==> 07-05 <==
==> flow/design.v <==
module ahb_slave_controller (
    input  wire        HCLK,         
    input  wire        HRESETn,      
    input  wire        HWRITE,       
    input  wire [1:0]  HTRANS,       
    input  wire        HSEL,         
    input  logic [31:0] HADDR,       
    input  logic [2:0]  HSIZE,       
    input  logic [2:0]  HBURST,      
    input  logic [3:0]  HPROT,       
    input  logic        HMASTLOCK,   
    input  logic [3:0]  HWSTRB,      
    input  logic [31:0] HWDATA,      
    output logic       HREADY,       
    output logic       HRESP,        
    output logic [31:0] HRDATA,      
    output logic [31:0] addr,        
    output logic [2:0]  size,        
    output logic [2:0]  burst,       
    output logic [3:0]  prot,        
    output logic        mastlock,    
    output logic [3:0]  strb,        
    output logic [31:0] write_data,  
    input  logic [31:0] read_data,   
    output logic        write_read,  
    output logic        transfer_valid,  
    input  logic        error_flag   
);
    logic trans_type_reg;
    logic addr_phase_valid;
    logic data_phase_valid;
    typedef enum logic [1:0] {
        IDLE = 2'b00,
        DATA_PHASE = 2'b01,
        ERROR = 2'b10
    } state_t;
    state_t state, next_state;
    assign addr_phase_valid = HSEL && (HTRANS == 2'b10 || HTRANS == 2'b11);
    assign data_phase_valid = (state == DATA_PHASE);
    always_ff @(posedge HCLK or negedge HRESETn) begin
        if (!HRESETn) begin
            trans_type_reg <= 1'b0;
            addr <= 32'b0;
            size <= 3'b0;
            burst <= 3'b0;
            prot <= 4'b0;
            mastlock <= 1'b0;
            strb <= 4'b0;
        end else begin
            if (addr_phase_valid && HREADY) begin
                trans_type_reg <= HWRITE;
                addr <= HADDR;
                size <= HSIZE;
                burst <= HBURST;
                prot <= HPROT;
                mastlock <= HMASTLOCK;
                strb <= HWSTRB;
            end
        end
    end
    assign write_data = HWDATA;
    assign HRDATA = read_data;
    always_ff @(posedge HCLK or negedge HRESETn) begin
        if (!HRESETn) begin
            state <= IDLE;
        end else begin
            state <= next_state;
        end
    end
    always_comb begin
        write_read = 1'b0;
        transfer_valid = 1'b0;
        HRESP = 1'b0;
        HREADY = 1'b1;
        next_state = state;
        case (state)
            IDLE: begin
                if (addr_phase_valid) begin
                    next_state = DATA_PHASE;
                    HREADY = 1'b1;  
                end
            end
            DATA_PHASE: begin
                write_read = trans_type_reg;  
                transfer_valid = 1'b1;        
                if (error_flag) begin
                    HRESP = 1'b1;            
                    next_state = ERROR;
                    HREADY = 1'b0;           
                end else if (addr_phase_valid) begin
                    next_state = DATA_PHASE;  
                    HREADY = 1'b1;
                end else begin
                    next_state = IDLE;       
                    HREADY = 1'b1;
                end
            end
            ERROR: begin
                HRESP = 1'b1;        
                HREADY = 1'b1;       
                if (addr_phase_valid)
                    next_state = DATA_PHASE;
                else
                    next_state = IDLE;
            end
            default: begin
                next_state = IDLE;
            end
        endcase
    end
endmodule
module ahb_slave_reg_file (
    input  logic        HCLK,         
    input  logic        HRESETn,      
    input  logic [31:0] addr,         
    input  logic [2:0]  size,         
    input  logic [2:0]  burst,        
    input  logic [3:0]  prot,         
    input  logic        mastlock,     
    input  logic [3:0]  strb,         
    input  logic [31:0] write_data,   
    output logic [31:0] read_data,    
    input  logic        write_read,      
    input  logic        transfer_valid,  
    output logic        error_flag,   
    output logic [31:0] tdr_o,        
    output logic [31:0] lcr_o,        
    output logic [31:0] ocr_o,        
    output logic [31:0] fcr_o,        
    output logic [31:0] ier_o,        
    output logic [31:0] hcr_o,        
    input  logic [31:0] rdr_i,        
    input  logic [31:0] lsr_i,        
    input  logic [31:0] iir_i         
);
    logic [31:0] addr_reg;
    logic [2:0]  size_reg;
    logic [3:0]  strb_reg;
    assign addr_reg = addr;
    assign size_reg = size;
    assign strb_reg = strb;
    typedef enum logic [11:0] {
        ADDR_TDR = 12'h000,
        ADDR_RDR = 12'h004,
        ADDR_LCR = 12'h008,
        ADDR_OCR = 12'h00C,
        ADDR_LSR = 12'h010,
        ADDR_FCR = 12'h014,
        ADDR_IER = 12'h018,
        ADDR_IIR = 12'h01C,
        ADDR_HCR = 12'h020
    } apb_addr_e;
    function automatic logic check_alignment(input logic [31:0] address, input logic [2:0] transfer_size);
        case (transfer_size)
            3'b000: check_alignment = 1'b1;                     
            3'b001: check_alignment = (address[0] == 1'b0);     
            3'b010: check_alignment = (address[1:0] == 2'b00);  
            default: check_alignment = 1'b0;                    
        endcase
    endfunction
    always_comb begin
        error_flag = 1'b0;
        if (transfer_valid) begin
            if (addr_reg[31:12] != 20'h0 || 
                (addr_reg[11:0] != ADDR_TDR && 
                 addr_reg[11:0] != ADDR_RDR && 
                 addr_reg[11:0] != ADDR_LCR && 
                 addr_reg[11:0] != ADDR_OCR && 
                 addr_reg[11:0] != ADDR_LSR && 
                 addr_reg[11:0] != ADDR_FCR && 
                 addr_reg[11:0] != ADDR_IER && 
                 addr_reg[11:0] != ADDR_IIR && 
                 addr_reg[11:0] != ADDR_HCR)) begin
                error_flag = 1'b1;
            end
            if (!check_alignment(addr_reg, size_reg)) begin
                error_flag = 1'b1;
            end
            if (size_reg > 3'b010) begin  
                error_flag = 1'b1;
            end
            if (write_read && (addr_reg[11:0] == ADDR_RDR || 
                              addr_reg[11:0] == ADDR_LSR || 
                              addr_reg[11:0] == ADDR_IIR)) begin
                error_flag = 1'b1;
            end
        end
    end
    always_ff @(posedge HCLK or negedge HRESETn) begin
        if (!HRESETn) begin
            tdr_o <= 32'b0;
            lcr_o <= 32'b0;
            ocr_o <= 32'b0;
            fcr_o <= 32'b0;
            ier_o <= 32'b0;
            hcr_o <= 32'b0;
        end else if (write_read && !error_flag && transfer_valid) begin
            unique case (addr_reg[11:0])
                ADDR_TDR: begin
                    if (strb_reg[0]) tdr_o[7:0]   <= write_data[7:0];
                    if (strb_reg[1]) tdr_o[15:8]  <= write_data[15:8];
                    if (strb_reg[2]) tdr_o[23:16] <= write_data[23:16];
                    if (strb_reg[3]) tdr_o[31:24] <= write_data[31:24];
                end
                ADDR_LCR: begin
                    if (strb_reg[0]) lcr_o[7:0]   <= write_data[7:0];
                    if (strb_reg[1]) lcr_o[15:8]  <= write_data[15:8];
                    if (strb_reg[2]) lcr_o[23:16] <= write_data[23:16];
                    if (strb_reg[3]) lcr_o[31:24] <= write_data[31:24];
                end
                ADDR_OCR: begin
                    if (strb_reg[0]) ocr_o[7:0]   <= write_data[7:0];
                    if (strb_reg[1]) ocr_o[15:8]  <= write_data[15:8];
                    if (strb_reg[2]) ocr_o[23:16] <= write_data[23:16];
                    if (strb_reg[3]) ocr_o[31:24] <= write_data[31:24];
                end
                ADDR_FCR: begin
                    if (strb_reg[0]) fcr_o[7:0]   <= write_data[7:0];
                    if (strb_reg[1]) fcr_o[15:8]  <= write_data[15:8];
                    if (strb_reg[2]) fcr_o[23:16] <= write_data[23:16];
                    if (strb_reg[3]) fcr_o[31:24] <= write_data[31:24];
                end
                ADDR_IER: begin
                    if (strb_reg[0]) ier_o[7:0]   <= write_data[7:0];
                    if (strb_reg[1]) ier_o[15:8]  <= write_data[15:8];
                    if (strb_reg[2]) ier_o[23:16] <= write_data[23:16];
                    if (strb_reg[3]) ier_o[31:24] <= write_data[31:24];
                end
                ADDR_HCR: begin
                    if (strb_reg[0]) hcr_o[7:0]   <= write_data[7:0];
                    if (strb_reg[1]) hcr_o[15:8]  <= write_data[15:8];
                    if (strb_reg[2]) hcr_o[23:16] <= write_data[23:16];
                    if (strb_reg[3]) hcr_o[31:24] <= write_data[31:24];
                end
                default: ;  
            endcase
        end
    end
    always_comb begin
        read_data = 32'b0;
        if (!write_read && !error_flag && transfer_valid) begin
            unique case (addr_reg[11:0])
                ADDR_TDR: read_data = tdr_o;
                ADDR_RDR: read_data = rdr_i;
                ADDR_LCR: read_data = lcr_o;
                ADDR_OCR: read_data = ocr_o;
                ADDR_LSR: read_data = lsr_i;
                ADDR_FCR: read_data = fcr_o;
                ADDR_IER: read_data = ier_o;
                ADDR_IIR: read_data = iir_i;
                ADDR_HCR: read_data = hcr_o;
                default: read_data = 32'b0;
            endcase
        end
    end
endmodule
module ahb_slave (
    input  wire        HCLK,         
    input  wire        HRESETn,      
    input  wire [31:0] HADDR,        
    input  wire        HWRITE,       
    input  wire [2:0]  HSIZE,        
    input  wire [2:0]  HBURST,       
    input  wire [3:0]  HPROT,        
    input  wire [1:0]  HTRANS,       
    input  wire        HMASTLOCK,    
    input  wire        HSEL,         
    input  wire [31:0] HWDATA,       
    output wire [31:0] HRDATA,       
    output wire        HREADY,       
    output wire        HRESP,        
    input  wire [3:0]  HWSTRB,       
    output wire [31:0] tdr_o,        
    output wire [31:0] lcr_o,        
    output wire [31:0] ocr_o,        
    output wire [31:0] fcr_o,        
    output wire [31:0] ier_o,        
    output wire [31:0] hcr_o,        
    input  wire [31:0] rdr_i,        
    input  wire [31:0] lsr_i,        
    input  wire [31:0] iir_i         
);
    logic        write_read;      
    logic        error_flag;      
    logic        transfer_valid;  
    logic [31:0] addr;            
    logic [2:0]  size;            
    logic [2:0]  burst;           
    logic [3:0]  prot;            
    logic        mastlock;        
    logic [3:0]  strb;            
    logic [31:0] write_data;      
    logic [31:0] read_data;       
    ahb_slave_controller u_controller (
        .HCLK(HCLK),
        .HRESETn(HRESETn),
        .HWRITE(HWRITE),
        .HTRANS(HTRANS),
        .HSEL(HSEL),
        .HADDR(HADDR),
        .HSIZE(HSIZE),
        .HBURST(HBURST),
        .HPROT(HPROT),
        .HMASTLOCK(HMASTLOCK),
        .HWSTRB(HWSTRB),
        .HWDATA(HWDATA),
        .HREADY(HREADY),
        .HRESP(HRESP),
        .HRDATA(HRDATA),
        .addr(addr),
        .size(size),
        .burst(burst),
        .prot(prot),
        .mastlock(mastlock),
        .strb(strb),
        .write_data(write_data),
        .read_data(read_data),
        .write_read(write_read),
        .transfer_valid(transfer_valid),
        .error_flag(error_flag)
    );
    ahb_slave_reg_file u_reg_file (
        .HCLK(HCLK),
        .HRESETn(HRESETn),
        .addr(addr),
        .size(size),
        .burst(burst),
        .prot(prot),
        .mastlock(mastlock),
        .strb(strb),
        .write_data(write_data),
        .read_data(read_data),
        .write_read(write_read),
        .transfer_valid(transfer_valid),
        .error_flag(error_flag),
        .tdr_o(tdr_o),
        .lcr_o(lcr_o),
        .ocr_o(ocr_o),
        .fcr_o(fcr_o),
        .ier_o(ier_o),
        .hcr_o(hcr_o),
        .rdr_i(rdr_i),
        .lsr_i(lsr_i),
        .iir_i(iir_i)
    );
endmodule
==> flow/run.sh <==
#!/bin/bash
# the make line also repeats each setting of config.mk as NAME=value (left out here)
make -C /OpenROAD-flow-scripts/flow DESIGN_CONFIG=/design/flow/config.mk WORK_HOME=/design/flow/orfs CLKGATE_MAP_FILE= finish
==> flow/config.mk <==
export PLATFORM = sky130hd
export DESIGN_NAME = ahb_slave
export DESIGN_NICKNAME = ahb_slave
export VERILOG_FILES = /design/flow/design.v
export SDC_FILE = /design/flow/constraint.sdc
export NUM_CORES = 4
export LEC_CHECK = 0
export ABC_AREA = 1
export CAP_MARGIN = 15
export CELL_PAD_IN_SITES_DETAIL_PLACEMENT = 2
export CELL_PAD_IN_SITES_GLOBAL_PLACEMENT = 2
export CORE_ASPECT_RATIO = 1.13
export CORE_MARGIN = 6
export CORE_UTILIZATION = 44
export CTS_CLUSTER_DIAMETER = 176
export CTS_CLUSTER_SIZE = 60
export MAX_ROUTING_LAYER = met4
export MIN_ROUTING_LAYER = met2
export PLACE_DENSITY_LB_ADDON = 0.27
export SETUP_SLACK_MARGIN = 0.18
export SLEW_MARGIN = 25
==> flow/constraint.sdc <==
create_clock -name core_clock -period 5.56 [get_ports {HCLK}]
set_input_delay 1.1120 -clock core_clock [delete_from_list [all_inputs] [get_ports {HCLK}]]
set_output_delay 1.1120 -clock core_clock [all_outputs]
set_load 0.01 [all_outputs]
==> inputs of 10-06, as changes to 07-05 <==
Settings changed: CAP_MARGIN 15 to 20, CELL_PAD_IN_SITES_GLOBAL_PLACEMENT 2 to not set, CORE_ASPECT_RATIO 1.13 to not set, CORE_MARGIN 6 to 9, CORE_UTILIZATION 44 to 40, CTS_CLUSTER_DIAMETER 176 to not set, CTS_CLUSTER_SIZE 60 to not set, GPL_TIMING_DRIVEN set to 0, MAX_ROUTING_LAYER met4 to not set, PLACE_DENSITY_LB_ADDON 0.27 to not set, SETUP_SLACK_MARGIN 0.18 to not set, TNS_END_PERCENT set to 45.
==> flow/constraint.sdc (replaced) <==
create_clock -name core_clock -period 7.08 [get_ports {HCLK}]
set_input_delay 1.4160 -clock core_clock [delete_from_list [all_inputs] [get_ports {HCLK}]]
set_output_delay 1.4160 -clock core_clock [all_outputs]
set_load 0.01 [all_outputs]
==> inputs of 09-08, as changes to 07-05 <==
Settings changed: CAP_MARGIN 15 to 20, CELL_PAD_IN_SITES_DETAIL_PLACEMENT 2 to not set, CELL_PAD_IN_SITES_GLOBAL_PLACEMENT 2 to not set, CORE_ASPECT_RATIO 1.13 to not set, CORE_MARGIN 6 to 2, CORE_UTILIZATION 44 to 53, CTS_CLUSTER_DIAMETER 176 to not set, CTS_CLUSTER_SIZE 60 to not set, MAX_ROUTING_LAYER met4 to not set, MIN_ROUTING_LAYER met2 to not set, PLACE_DENSITY_LB_ADDON 0.27 to not set, SETUP_SLACK_MARGIN 0.18 to not set, SLEW_MARGIN 25 to 20.
==> flow/constraint.sdc (replaced) <==
create_clock -name core_clock -period 2.81 [get_ports {HCLK}]
set_input_delay 0.5620 -clock core_clock [delete_from_list [all_inputs] [get_ports {HCLK}]]
set_output_delay 0.5620 -clock core_clock [all_outputs]
set_load 0.01 [all_outputs]
==> reports/qor.yml <==
outcome:
  status: "aborted with a tool error"
  flow.stopped_at: "global placement"
  first-error: "[ERROR FLW-0024] Place density exceeds 1.0 (current PLACE_DENSITY_LB_ADDON =  0.27). Please check if the value of  PLACE_DENSITY_LB_ADDON is between 0 and 0.99."
floorplan:
  core_um2: 26600
  die_w_um: 168
  dieHeight_um: 188
  die-area_um2: 31600
[end of results for 07-05]
==> reports/qor.yml <==
outcome:
  flow.stopped_at: "detailed placement"
  status: "aborted with a tool error"
  first-error: "[ERROR DPL-0033] detailed placement checks failed during check placement."
logic_synthesis:
  ys_top_cells_by_count: "nand2_1 (697), nand3_1 (328), dfrtp_1 (234)"
  yosys_warnings: 2
  synth-compound-area-share_pct: 2.68
  yosys_area_um2: 12100
floorplan:
  core_um2: 29700
  die-area_um2: 36800
  dieHeight_um: 192
  die_w_um: 192
[end of results for 10-06]
==> reports/qor.yml <==
final_timing:
  setup_ws_ns: -0.350
  setup_violations: 34
floorplan:
  die-area_um2: 24000
  core_um2: 22500
  dieHeight_um: 155
outcome:
  so_faults: "negative setup slack"
  status: "failed layout checks"
[end of results for 09-08]
